== job 5086 ==
==> flow/design.v (excerpt) <==
module ULA_LCD(clk, rst, rs, rw, en, dados, SOMA, SUBT, MULT, IGUAL, A, B, sinalA, sinalB);
	input [7:0] A;
	input [7:0] B;
	input sinalA;
	input sinalB;
	input SOMA;
	input SUBT;
	input MULT;
	input IGUAL;
	output en;
	output rw;
	output rs;
	output [7:0] dados;
	input clk;
	input rst;
	reg rs;
	reg rw;
	reg en;
	reg [7:0] dados;
	reg [21:0] c45;
	reg [21:0] c5;
	reg [21:0] c25;
	integer c1;
	reg flag45;
	reg flag5;
	reg flag2meio;
	reg [9:0] est2;
	reg flagbt1;
	reg flagbt2;
	reg flagbt3;
	reg flagbt4;
	reg flag_rst;
	reg [31:0] estado;
	reg subest;
	reg [5:0] charPos;
	reg [1:0] operacao;
	reg menos;
	reg [7:0] Alinha;
	reg [7:0] Blinha;
	reg menosA;
	reg menosB;
	reg menosR;
	parameter T45 = 2250, T5 = 250, T25 = 125;
	parameter clear = 1, opSOMA=1, opSUBT=2, opMULT=3, opIGUAL=4, skipLn=192, WAIT=10, WRITE=11, DEFAULT=6;
	reg [21:0] n45, n5, n25;
	reg nf45, nf5, nf25;
	always @(posedge clk) begin
		n45 = c45; n5 = c5; n25 = c25;
		nf45 = flag45; nf5 = flag5; nf25 = flag2meio;
    	if(flag_rst) begin
        	n45 = 0;
        	n25 = 0;
        	n5 = 0;
        	nf5 = 0;
        	nf45 = 0;
        	nf25 = 0;
    	end
    	if(n45 == T45) begin
            	n45 = 0;
            	nf45 = 1;
    	end
    	else if (n45 < T45) begin
        	n45 = n45+1;
    	end
    	if(n5 == T5) begin
        	n5 = 0;
        	nf5 = 1;
    	end
    	else if (n5 < T5) begin
        	n5 = n5 + 1;
    	end
    	if(n25 == T25) begin
			n25 = 0;
			nf25 = 1;
		end
		else if(n25 < T25) begin
			n25 = n25 + 1;
		end
		if(rst) begin
			c45 <= 0; c5 <= 0; c25 <= 0;
			flag45 <= 0; flag5 <= 0; flag2meio <= 0;
		end
		else begin
			c45 <= n45; c5 <= n5; c25 <= n25;
			flag45 <= nf45; flag5 <= nf5; flag2meio <= nf25;
		end
	end
	always @(posedge clk) begin
	if(rst) begin
		rs <= 0;
		rw <= 0;
		en <= 0;
		dados <= 0;
		c1 = 0;
		est2 <= 0;
		flagbt1 = 0;
		flagbt2 = 0;
		flagbt3 = 0;
		flagbt4 = 0;
		flag_rst <= 0;
		estado <= 0;
		subest = 0;
		charPos <= 0;
		operacao = 0;
		menos = 0;
		Alinha = 0;
		Blinha = 0;
		menosA <= 0;
		menosB <= 0;
	end
	else begin
    	case(estado)
			0: begin
				if(flag45) begin
					estado <= 1;
					subest <= 0;
				end
				else begin
					rs <= 0;
					rw <= 0;
					en <= 0;
				end
			end
        	1: begin
   			 if(subest == 0) begin
   				 en <= 0;
  ...
Size: ~12,000 cells after synthesis, about 200 flip-flops, ~67,000 um2 of cells after synthesis.
Settings: LEC_CHECK=0, ABC_AREA=1, CAP_MARGIN=20, CORE_MARGIN=2, CORE_UTILIZATION=72, CTS_CLUSTER_DIAMETER=184, CTS_CLUSTER_SIZE=98, PLACE_DENSITY=0.37, SLEW_MARGIN=20, TNS_END_PERCENT=5; clock period 65.7 ns.
run.sh (not shown) runs the stock make flow with config.mk's settings and CLKGATE_MAP_FILE=.
Job 5086 terminated abnormally: global routing (5_1_grt) reported GRT-0232.
[inputs] job 962 vs job 5086
# job 5086
export LEC_CHECK = 0
export ABC_AREA = 1
export CAP_MARGIN = 20
export CORE_MARGIN = 2
export CORE_UTILIZATION = 72
export CTS_CLUSTER_DIAMETER = 184
export CTS_CLUSTER_SIZE = 98
export PLACE_DENSITY = 0.37
export SLEW_MARGIN = 20
export TNS_END_PERCENT = 5
create_clock -name core_clock -period 65.7 [get_ports {clk}]
# job 962
export LEC_CHECK = 0
export CAP_MARGIN = 20
export CORE_MARGIN = 2
export CORE_UTILIZATION = 13
export SLEW_MARGIN = 20
create_clock -name core_clock -period 126.0 [get_ports {clk}]
Across job 5086 and job 962, a clean result was obtained everywhere but in job 5086. Job 5086 | ERROR | global routing (5_1_grt). Post-synthesis instance area on job 962 is ahead of job 5086. Instance count after placement with tap cells included across job 962 and job 5086: no real change. Relative to job 5086, job 962 improves pre-CTS worst setup slack. Adder-cell area share of the yosys netlist is lower on job 5086. Job 962 has standard cell core area above what job 5086 had. Job 962 ended up with a higher die area than job 5086 did. On buffers inserted during post-CTS setup optimization: between job 962 and job 5086, it ends up higher for job 5086. Cell count after synthesis was higher in job 5086 than in job 962.
> inputs changed (job 962 -> job 9198)
# job 962
export LEC_CHECK = 0
export CAP_MARGIN = 20
export CORE_MARGIN = 2
export CORE_UTILIZATION = 13
export SLEW_MARGIN = 20
create_clock -name core_clock -period 126.0 [get_ports {clk}]
# job 9198
export LEC_CHECK = 0
export CAP_MARGIN = 20
export CORE_MARGIN = 2
export CORE_UTILIZATION = 46
export SLEW_MARGIN = 20
create_clock -name core_clock -period 114.0 [get_ports {clk}]
Findings:
Of job 962 and job 9198, the run reporting the lower critical path required time was job 9198.
Compared to job 962, job 9198 has clock skew after layout 0.023 ns higher.
Diff job 962 and job 9198: total number of vias lower in job 962
STATUS die area: job 9198 wins against job 962
In the tables for job 962 and job 9198, cell count reads lower with job 9198.
Here is what was changed in the inputs of job 4068 compared with job 9198.
# job 9198
export LEC_CHECK = 0
export CAP_MARGIN = 20
export CORE_MARGIN = 2
export CORE_UTILIZATION = 46
export SLEW_MARGIN = 20
create_clock -name core_clock -period 114.0 [get_ports {clk}]
# job 4068
export LEC_CHECK = 0
export ABC_AREA = 1
export CAP_MARGIN = 20
export CORE_MARGIN = 2
export CORE_UTILIZATION = 71
export SLEW_MARGIN = 20
create_clock -name core_clock -period 79.4 [get_ports {clk}]
[summary]
Summary — final critical-path share of the clock period, job 4068 relative to job 9198: higher, by 1.2 points.
Changes observed in job 4068 relative to job 9198: clock-buffer cell count lost about 15%; global-route usage over all layers saw an increase; total of cells resized after clock tree synthesis went up 12.
Relative to job 9198, the final cell area reported for job 4068 is higher.
Job 4068 vs. job 9198: per-cell routed wire length went down; area fraction in and, or, nand and nor cells after synthesis has increased; arrival time of the worst setup path lost 31.59 ns.
Setup changes, job 4068 to job 775
# job 4068
export LEC_CHECK = 0
export ABC_AREA = 1
export CAP_MARGIN = 20
export CORE_MARGIN = 2
export CORE_UTILIZATION = 71
export SLEW_MARGIN = 20
create_clock -name core_clock -period 79.4 [get_ports {clk}]
# job 775
export LEC_CHECK = 0
export CAP_MARGIN = 20
export CORE_MARGIN = 2
export CORE_UTILIZATION = 71
export SLEW_MARGIN = 20
create_clock -name core_clock -period 126.0 [get_ports {clk}]
Notes after the runs:
Per the final summary, job 775 finished and its layout is clean on timing, DRC and antenna. Clock-buffer cell count | job 775 below job 4068. Run comparison: job 775 master of the slowest instance on the critical path clkdlybuf4s50_1; job 4068 master of the slowest instance on the critical path fa_1. Job 775 vs. job 4068: die size went down; multi-input combinational cell count went down; fraction of met2 tracks used by global routing did not really move. The worst endpoint required time number comes out lower for job 4068 vs job 775. Delta(count of different cell masters after synthesis, job 775 - job 4068) > 0. Job 4068 → job 775: multi-input gate share of the layout cell area +10 points, multiplexer fraction of the synthesized cell area higher, layout buffer count excluding clock buffers dropped 187, wire length of the first global-routing pass fell by about 10%.
Input-level comparison between job 6852 and job 775:
# job 775
export LEC_CHECK = 0
export CAP_MARGIN = 20
export CORE_MARGIN = 2
export CORE_UTILIZATION = 71
export SLEW_MARGIN = 20
create_clock -name core_clock -period 126.0 [get_ports {clk}]
# job 6852
export LEC_CHECK = 0
export ABC_AREA = 1
export CAP_MARGIN = 20
export CORE_MARGIN = 2
export CORE_UTILIZATION = 71
export CTS_CLUSTER_DIAMETER = 208
export CTS_CLUSTER_SIZE = 20
export SLEW_MARGIN = 20
create_clock -name core_clock -period 63.4 [get_ports {clk}]
[summary]
Tool error GRT-0116 stopped job 6852 during global routing (5_1_grt); no final results.
Taking job 775 as the reference, in job 6852 mean instance size in the synthesized netlist lower, portion of netlist area occupied by mux cells moved down, cell count in the Yosys report moved up, area of the die rose 12%.
Relative to job 775, the count of unique library cells instantiated by Yosys of job 6852 is lower by about 50%.
In job 6852, the total of cells resized after clock tree synthesis came out 439 above the value in job 775.
Measured against each other, job 775 and job 6852 differ in cell area after synthesis, the higher figure coming from job 6852.
Delta (job 6852 minus job 775): final estimated routing congestion in global placement went up by 16%; area of the core went up by 13%; number of buffers added by the clock tree synthesis step went down by 8; total cell area reported by yosys after synthesis went up by about 12%.

========
ULA_LCD again, from the RTL that the note above started with.
// ULA_LCD
module ULA_LCD(clk, rst, rs, rw, en, dados, SOMA, SUBT, MULT, IGUAL, A, B, sinalA, sinalB);
export LEC_CHECK = 0
export ABC_AREA = 1
export CAP_MARGIN = 15
export CORE_MARGIN = 2
export CORE_UTILIZATION = 72
export CTS_CLUSTER_DIAMETER = 226
export CTS_CLUSTER_SIZE = 32
export SLEW_MARGIN = 20
create_clock -name core_clock -period 64.1 [get_ports {clk}]
The starting point ended with an error in global routing (5_1_grt) (GRT-0232).
Change:
CAP_MARGIN = 20   (was 15)
CTS_CLUSTER_DIAMETER = not set   (was 226)
CTS_CLUSTER_SIZE = not set   (was 32)
clock period = 126.0 ns   (was 64.1 ns; I/O delays follow)
What happened: The new run completed with no timing, DRC or antenna violations. Synthesized area stays the same. Die size stays the same. Synthesized cell count stays the same.
Change:
ABC_AREA = not set   (was 1)
CORE_UTILIZATION = 40   (was 72)
clock period = 120.0 ns   (was 126.0 ns; I/O delays follow)
The changed run completed with no timing, DRC or antenna violations; count of clock-buffer cells in the layout increases by 1; worst hold slack improved by 0.032 ns; wire length drops by a little under a tenth.
